==> v25: inputs <==
==> flow/design.v <==
module DataAggregator(
           clk, reset, bit1, bit2, bit3, bit4, read_index_yaxis, read_index_xaxis,
           out_data_yaxis, out_data_xaxis, finished
       );
localparam MODE_WAIT_START = 0;
localparam MODE_WAIT_CHANNEL = 1;
localparam MODE_WAIT_DATA = 2;
localparam MODE_ASSIGN_DATA = 3;
input clk, reset;
input bit1, bit2, bit3, bit4;  
input [6:0] read_index_yaxis, read_index_xaxis;
output [15:0] out_data_yaxis;  
output [15:0] out_data_xaxis;  
output finished;
reg [15:0] data_yaxis [0:127];
reg [15:0] data_xaxis [0:127];
reg [15:0] bit1_data_buffer, bit2_data_buffer, bit3_data_buffer, bit4_data_buffer;
reg [3:0] bit1_data_buffer_index, bit2_data_buffer_index, bit3_data_buffer_index, bit4_data_buffer_index;
reg [4:0] data_index_yaxis1, data_index_yaxis2, data_index_yaxis3, data_index_yaxis4;
reg [4:0] data_index_xaxis1, data_index_xaxis2, data_index_xaxis3, data_index_xaxis4;
reg data_yaxis1_valid, data_yaxis2_valid, data_yaxis3_valid, data_yaxis4_valid;
reg data_xaxis1_valid, data_xaxis2_valid, data_xaxis3_valid, data_xaxis4_valid;
reg channel_bit1, channel_bit2, channel_bit3, channel_bit4;
reg [1:0] mode_bit1, mode_bit2, mode_bit3, mode_bit4;
wire data_yaxis_valid, data_xaxis_valid;
integer i;
always @(posedge clk) begin
    if (reset) begin
        for (i = 0; i < 128; i = i + 1) begin
            data_yaxis[i] <= 0;
            data_xaxis[i] <= 0;
        end
        bit1_data_buffer <= 0;
        bit2_data_buffer <= 0;
        bit3_data_buffer <= 0;
        bit4_data_buffer <= 0;
        bit1_data_buffer_index <= 0;
        bit2_data_buffer_index <= 0;
        bit3_data_buffer_index <= 0;
        bit4_data_buffer_index <= 0;
        data_index_yaxis1 <= 31;
        data_index_yaxis2 <= 31;
        data_index_yaxis3 <= 31;
        data_index_yaxis4 <= 31;
        data_index_xaxis1 <= 31;
        data_index_xaxis2 <= 31;
        data_index_xaxis3 <= 31;
        data_index_xaxis4 <= 31;
        data_yaxis1_valid <= 0;
        data_yaxis2_valid <= 0;
        data_yaxis3_valid <= 0;
        data_yaxis4_valid <= 0;
        data_xaxis1_valid <= 0;
        data_xaxis2_valid <= 0;
        data_xaxis3_valid <= 0;
        data_xaxis4_valid <= 0;
        channel_bit1 <= 0;
        channel_bit2 <= 0;
        channel_bit3 <= 0;
        channel_bit4 <= 0;
        mode_bit1 <= MODE_WAIT_START;
        mode_bit2 <= MODE_WAIT_START;
        mode_bit3 <= MODE_WAIT_START;
        mode_bit4 <= MODE_WAIT_START;
    end else begin
        if (mode_bit1 == MODE_WAIT_START) begin
            if (bit1) begin
                mode_bit1 <= MODE_WAIT_CHANNEL;
            end
        end else if (mode_bit1 == MODE_WAIT_CHANNEL) begin
            channel_bit1 <= bit1;
            mode_bit1 <= MODE_WAIT_DATA;
            bit1_data_buffer_index <= 15;
        end else if (mode_bit1 == MODE_WAIT_DATA) begin
            bit1_data_buffer[bit1_data_buffer_index] <= bit1;
            if (bit1_data_buffer_index >= 1) begin
                bit1_data_buffer_index <= bit1_data_buffer_index - 1;
            end else begin
                mode_bit1 <= MODE_ASSIGN_DATA;
            end
        end else if (mode_bit1 == MODE_ASSIGN_DATA) begin
            mode_bit1 <= MODE_WAIT_START;
            if (channel_bit1 == 0) begin  
                data_yaxis[data_index_yaxis1] <= bit1_data_buffer;
                if (data_index_yaxis1 >= 1) begin
                    data_index_yaxis1 <= data_index_yaxis1 - 1;
                    data_yaxis1_valid <= 0;
                end else begin
                    data_index_yaxis1 <= 31;
                    data_yaxis1_valid <= 1;
                end
            end else begin  
                data_yaxis[32 + data_index_yaxis2] <= bit1_data_buffer;
                if (data_index_yaxis2 >= 1) begin
                    data_index_yaxis2 <= data_index_yaxis2 - 1;
                    data_yaxis2_valid <= 0;
                end else begin
                    data_index_yaxis2 <= 31;
                    data_yaxis2_valid <= 1;
                end
            end
        end
        if (mode_bit2 == MODE_WAIT_START) begin
            if (bit2) begin
                mode_bit2 <= MODE_WAIT_CHANNEL;
            end
        end else if (mode_bit2 == MODE_WAIT_CHANNEL) begin
            channel_bit2 <= bit2;
            mode_bit2 <= MODE_WAIT_DATA;
            bit2_data_buffer_index <= 15;
        end else if (mode_bit2 == MODE_WAIT_DATA) begin
            bit2_data_buffer[bit2_data_buffer_index] <= bit2;
            if (bit2_data_buffer_index >= 1) begin
                bit2_data_buffer_index <= bit2_data_buffer_index - 1;
            end else begin
                mode_bit2 <= MODE_ASSIGN_DATA;
            end
        end else if (mode_bit2 == MODE_ASSIGN_DATA) begin
            mode_bit2 <= MODE_WAIT_START;
            if (channel_bit2 == 0) begin  
                data_yaxis[64 + data_index_yaxis3] <= bit2_data_buffer;
                if (data_index_yaxis3 >= 1) begin
                    data_index_yaxis3 <= data_index_yaxis3 - 1;
                    data_yaxis3_valid <= 0;
                end else begin
                    data_index_yaxis3 <= 31;
                    data_yaxis3_valid <= 1;
                end
            end else begin  
                data_yaxis[96 + data_index_yaxis4] <= bit2_data_buffer;
                if (data_index_yaxis4 >= 1) begin
                    data_index_yaxis4 <= data_index_yaxis4 - 1;
                    data_yaxis4_valid <= 0;
                end else begin
                    data_index_yaxis4 <= 31;
                    data_yaxis4_valid <= 1;
                end
            end
        end
        if (mode_bit3 == MODE_WAIT_START) begin
            if (bit3) begin
                mode_bit3 <= MODE_WAIT_CHANNEL;
            end
        end else if (mode_bit3 == MODE_WAIT_CHANNEL) begin
            channel_bit3 <= bit3;
            mode_bit3 <= MODE_WAIT_DATA;
            bit3_data_buffer_index <= 15;
        end else if (mode_bit3 == MODE_WAIT_DATA) begin
            bit3_data_buffer[bit3_data_buffer_index] <= bit3;
            if (bit3_data_buffer_index >= 1) begin
                bit3_data_buffer_index <= bit3_data_buffer_index - 1;
            end else begin
                mode_bit3 <= MODE_ASSIGN_DATA;
            end
        end else if (mode_bit3 == MODE_ASSIGN_DATA) begin
            mode_bit3 <= MODE_WAIT_START;
            if (channel_bit3 == 0) begin  
                data_xaxis[data_index_xaxis1] <= bit3_data_buffer;
                if (data_index_xaxis1 >= 1) begin
                    data_index_xaxis1 <= data_index_xaxis1 - 1;
                    data_xaxis1_valid <= 0;
                end else begin
                    data_index_xaxis1 <= 31;
                    data_xaxis1_valid <= 1;
                end
            end else begin  
                data_xaxis[32 + data_index_xaxis2] <= bit3_data_buffer;
                if (data_index_xaxis2 >= 1) begin
                    data_index_xaxis2 <= data_index_xaxis2 - 1;
                    data_xaxis2_valid <= 0;
                end else begin
                    data_index_xaxis2 <= 31;
                    data_xaxis2_valid <= 1;
                end
            end
        end
        if (mode_bit4 == MODE_WAIT_START) begin
            if (bit4) begin
                mode_bit4 <= MODE_WAIT_CHANNEL;
            end
        end else if (mode_bit4 == MODE_WAIT_CHANNEL) begin
            channel_bit4 <= bit4;
            mode_bit4 <= MODE_WAIT_DATA;
            bit4_data_buffer_index <= 15;
        end else if (mode_bit4 == MODE_WAIT_DATA) begin
            bit4_data_buffer[bit4_data_buffer_index] <= bit4;
            if (bit4_data_buffer_index >= 1) begin
                bit4_data_buffer_index <= bit4_data_buffer_index - 1;
            end else begin
                mode_bit4 <= MODE_ASSIGN_DATA;
            end
        end else if (mode_bit4 == MODE_ASSIGN_DATA) begin
            mode_bit4 <= MODE_WAIT_START;
            if (channel_bit4 == 0) begin  
                data_xaxis[64 + data_index_xaxis3] <= bit4_data_buffer;
                if (data_index_xaxis3 >= 1) begin
                    data_index_xaxis3 <= data_index_xaxis3 - 1;
                    data_xaxis3_valid <= 0;
                end else begin
                    data_index_xaxis3 <= 31;
                    data_xaxis3_valid <= 1;
                end
            end else begin  
                data_xaxis[96 + data_index_xaxis4] <= bit4_data_buffer;
                if (data_index_xaxis4 >= 1) begin
                    data_index_xaxis4 <= data_index_xaxis4 - 1;
                    data_xaxis4_valid <= 0;
                end else begin
                    data_index_xaxis4 <= 31;
                    data_xaxis4_valid <= 1;
                end
            end
        end
    end
end
assign out_data_yaxis = data_yaxis[read_index_yaxis];
assign out_data_xaxis = data_xaxis[read_index_xaxis];
assign data_yaxis_valid = (data_yaxis1_valid && data_yaxis2_valid && data_yaxis3_valid && data_yaxis4_valid);
assign data_xaxis_valid = (data_xaxis1_valid && data_xaxis2_valid && data_xaxis3_valid && data_xaxis4_valid);
assign finished = (data_yaxis_valid && data_xaxis_valid);
endmodule
==> flow/run.sh <==
#!/bin/bash
# the make line also repeats each setting of config.mk as NAME=value (left out here)
make -C /OpenROAD-flow-scripts/flow DESIGN_CONFIG=/design/flow/config.mk WORK_HOME=/design/flow/orfs CLKGATE_MAP_FILE= finish
==> flow/config.mk <==
export PLATFORM = sky130hd
export DESIGN_NAME = DataAggregator
export DESIGN_NICKNAME = DataAggregator
export VERILOG_FILES = /design/flow/design.v
export SDC_FILE = /design/flow/constraint.sdc
export NUM_CORES = 4
export LEC_CHECK = 0
export CAP_MARGIN = 20
export CELL_PAD_IN_SITES_GLOBAL_PLACEMENT = 1
export CORE_MARGIN = 5
export CORE_UTILIZATION = 40
export CTS_CLUSTER_SIZE = 97
export GPL_ROUTABILITY_DRIVEN = 0
export GPL_TIMING_DRIVEN = 0
export HOLD_SLACK_MARGIN = 0.23
export MAX_ROUTING_LAYER = met5
export PLACE_DENSITY_LB_ADDON = 0.28
export SLEW_MARGIN = 15
==> flow/constraint.sdc <==
create_clock -name core_clock -period 9.87 [get_ports {clk}]
set_input_delay 1.9740 -clock core_clock [delete_from_list [all_inputs] [get_ports {clk}]]
set_output_delay 1.9740 -clock core_clock [all_outputs]
set_load 0.01 [all_outputs]
==> v7 (differences from v25) <==
Settings changed: CELL_PAD_IN_SITES_GLOBAL_PLACEMENT 1 to unset, CORE_MARGIN 5 to 2, CORE_UTILIZATION 40 to 72, CTS_CLUSTER_SIZE 97 to 72, GPL_ROUTABILITY_DRIVEN 0 to unset, GPL_TIMING_DRIVEN 0 to unset, HOLD_SLACK_MARGIN 0.23 to unset, MAX_ROUTING_LAYER met5 to unset, PLACE_DENSITY_LB_ADDON 0.28 to 0.0, SETUP_SLACK_MARGIN set to 1.32, SLEW_MARGIN 15 to 20.
==> flow/constraint.sdc (replaced) <==
create_clock -name core_clock -period 4.47 [get_ports {clk}]
set_input_delay 0.8940 -clock core_clock [delete_from_list [all_inputs] [get_ports {clk}]]
set_output_delay 0.8940 -clock core_clock [all_outputs]
set_load 0.01 [all_outputs]
==> v34 (differences from v25) <==
Settings changed: CELL_PAD_IN_SITES_GLOBAL_PLACEMENT 1 to unset, CORE_MARGIN 5 to 2, CORE_UTILIZATION 40 to 72, CTS_CLUSTER_SIZE 97 to unset, GPL_ROUTABILITY_DRIVEN 0 to unset, GPL_TIMING_DRIVEN 0 to unset, HOLD_SLACK_MARGIN 0.23 to -0.04, MAX_ROUTING_LAYER met5 to unset, PLACE_DENSITY set to 0.64, PLACE_DENSITY_LB_ADDON 0.28 to unset, SETUP_SLACK_MARGIN set to -0.54, SLEW_MARGIN 15 to 20.
==> flow/constraint.sdc (replaced) <==
create_clock -name core_clock -period 7.2 [get_ports {clk}]
set_input_delay 1.4400 -clock core_clock [delete_from_list [all_inputs] [get_ports {clk}]]
set_output_delay 1.4400 -clock core_clock [all_outputs]
set_load 0.01 [all_outputs]
==> results <==
item                                                                        v34                    v7           v25
Power dissipated in the clock network                                   21.6 mW               34.7 mW       17.6 mW
Sequential cell power                                                   28.4 mW               45.8 mW       20.7 mW
Crit path DAT                                                           5.00 ns               3.76 ns       6.88 ns
Site row count                                                              190                   190           255
Clock tree skew after final layout                                    0.0273 ns             0.0299 ns     0.0767 ns
Internal power component                                                41.9 mW               67.9 mW       31.8 mW
Number of antenna violations at the first check in global routing            54                    43           155
Number of post-CTS setup repair buffers                                       0                   105             0
End point of the worst hold path                                   mode_bit4[0]     data_yaxis3_valid  mode_bit2[0]
Port buffer count                                                            52                    52            39
Via/cell ratio                                                             6.80                  6.78          5.85
Final TNS setup                                                            0 ns              -3.61 ns          0 ns
Post-layout power                                                       53.7 mW               87.1 mW       41.5 mW
Worst-margin pin slew                                                   1.20 ns               1.02 ns       1.28 ns
Wire length of the first global-routing pass                          727000 um             742000 um     921000 um
Normalized max-slew margin                                                0.193                 0.313         0.150
Global Route met3 Usage                                                  0.0873                 0.101        0.0735
Tool warnings                                                                56                    57            53
Setup-violating endpoint count in the final report                            0                    32             0
GRT met2 Usage                                                            0.558                 0.576         0.402
Register cell area after layout                                       0.126 mm2             0.126 mm2     0.126 mm2
Clock buffer cells                                                          532                   534           566
Total Routed Length                                                   496000 um             511000 um     678000 um
Outcome                                        no timing/DRC/antenna violations       failed layout checks  no timing/DRC/antenna violations
Layout check failures                                                         -  negative setup slack             -
Final critical-path setup slack                                        0.757 ns             -0.185 ns       1.02 ns
Switching share of power                                                  0.220                 0.220         0.233
Power figures rest on the tool's default switching activity, not on a simulated workload.
